==> branch violet: inputs <==
==> flow/design.v <==
module sort_top (
  input             clk,
  input      [31:0] a, b, c, d, e, f,
  output reg [31:0] m, n, o, p, q, r
);
  reg  [31:0] a_q, b_q, c_q, d_q, e_q, f_q;
  wire [31:0] m_w, n_w, o_w, p_w, q_w, r_w;
  always @(posedge clk) begin
    a_q <= a; b_q <= b; c_q <= c; d_q <= d; e_q <= e; f_q <= f;
    m <= m_w; n <= n_w; o <= o_w; p <= p_w; q <= q_w; r <= r_w;
  end
  sort u_sort (
    .a(a_q), .b(b_q), .c(c_q), .d(d_q), .e(e_q), .f(f_q),
    .m(m_w), .n(n_w), .o(o_w), .p(p_w), .q(q_w), .r(r_w)
  );
endmodule

module sort(
  input [31:0]a,b,c,d,e,f,
  output reg [31:0]m,n,o,p,q,r);
  reg [31:0]mem[5:0];
  reg [31:0]t;
  always@(*)
    begin
      mem[0]=a;
      mem[1]=b;
      mem[2]=c;
      mem[3]=d;
      mem[4]=e;
      mem[5]=f;
      for(int i=0;i<6;i++)
        begin
          for(int j=0;j<5;j++)
            begin
              if(mem[j]<mem[j+1])
                begin
                  t = mem[j];
                  mem[j]=mem[j+1];
                  mem[j+1]=t;
                end
            end
        end
      m=mem[0];
      n=mem[1];
      o=mem[2];
      p=mem[3];
      q=mem[4];
      r=mem[5];
    end
endmodule
==> flow/run.sh <==
#!/bin/bash
# the make line also repeats each setting of config.mk as NAME=value (left out here)
make -C /OpenROAD-flow-scripts/flow DESIGN_CONFIG=/design/flow/config.mk WORK_HOME=/design/flow/orfs CLKGATE_MAP_FILE= finish
==> flow/config.mk <==
export PLATFORM = sky130hd
export DESIGN_NAME = sort_top
export DESIGN_NICKNAME = sort_top
export VERILOG_FILES = /design/flow/design.v
export SDC_FILE = /design/flow/constraint.sdc
export NUM_CORES = 4
export LEC_CHECK = 0
export ABC_AREA = 0
export CAP_MARGIN = 0
export CELL_PAD_IN_SITES_DETAIL_PLACEMENT = 2
export CORE_ASPECT_RATIO = 0.91
export CORE_MARGIN = 6
export CORE_UTILIZATION = 70
export CTS_CLUSTER_DIAMETER = 156
export GPL_TIMING_DRIVEN = 1
export MIN_ROUTING_LAYER = met2
export PLACE_DENSITY_LB_ADDON = 0.03
export SLEW_MARGIN = 20
==> flow/constraint.sdc <==
create_clock -name core_clock -period 44.0 [get_ports {clk}]
set_input_delay 8.8000 -clock core_clock [delete_from_list [all_inputs] [get_ports {clk}]]
set_output_delay 8.8000 -clock core_clock [all_outputs]
set_load 0.01 [all_outputs]
==> branch indigo (differences from branch violet) <==
==> flow/config.mk (replaced) <==
export PLATFORM = sky130hd
export DESIGN_NAME = sort_top
export DESIGN_NICKNAME = sort_top
export VERILOG_FILES = /design/flow/design.v
export SDC_FILE = /design/flow/constraint.sdc
export NUM_CORES = 4
export LEC_CHECK = 0
export CAP_MARGIN = 20
export CORE_MARGIN = 2
export CORE_UTILIZATION = 40
export SLEW_MARGIN = 20
==> flow/constraint.sdc (replaced) <==
create_clock -name core_clock -period 42.8 [get_ports {clk}]
set_input_delay 8.5600 -clock core_clock [delete_from_list [all_inputs] [get_ports {clk}]]
set_output_delay 8.5600 -clock core_clock [all_outputs]
set_load 0.01 [all_outputs]
==> branch quartz (differences from branch violet) <==
==> flow/config.mk (replaced) <==
export PLATFORM = sky130hd
export DESIGN_NAME = sort_top
export DESIGN_NICKNAME = sort_top
export VERILOG_FILES = /design/flow/design.v
export SDC_FILE = /design/flow/constraint.sdc
export NUM_CORES = 4
export LEC_CHECK = 0
export CAP_MARGIN = 20
export CORE_MARGIN = 2
export CORE_UTILIZATION = 58
export CTS_CLUSTER_DIAMETER = 39
export CTS_CLUSTER_SIZE = 100
export SLEW_MARGIN = 20
export TNS_END_PERCENT = 5
==> flow_summary.ini <==
; synthesis and place-and-route metrics
[floorplan]
die_y_um = 360.6
fp_util = 0.4041
core.rowCount = 130
dieArea_um2 = 130100
design.core.area_um2 = 125900

[status]
status = timing/DRC/antenna clean
Source of the figures above: branch indigo

==> flow_summary.ini <==
; flow metrics
[status]
tool.error = [ERROR GRT-0232] Routing congestion too high. Check the congestion heatmap in the GUI.
stop_stage = 5_1_grt
status = did not finish

[floorplan]
die_y_um = 300.2
fp_util = 0.5856
dieArea_um2 = 90110
Source of the figures above: branch quartz

==> flow_summary.ini <==
; flow metrics
[floorplan]
fp_util = 0.7133
dieArea_um2 = 79300
die_y_um = 269.2
design.core.area_um2 = 71330

[status]
status = did not finish
stop_stage = 3_5_place_dp
tool.error = Error: detail_place.tcl, 38 bad optional access
Source of the figures above: branch violet

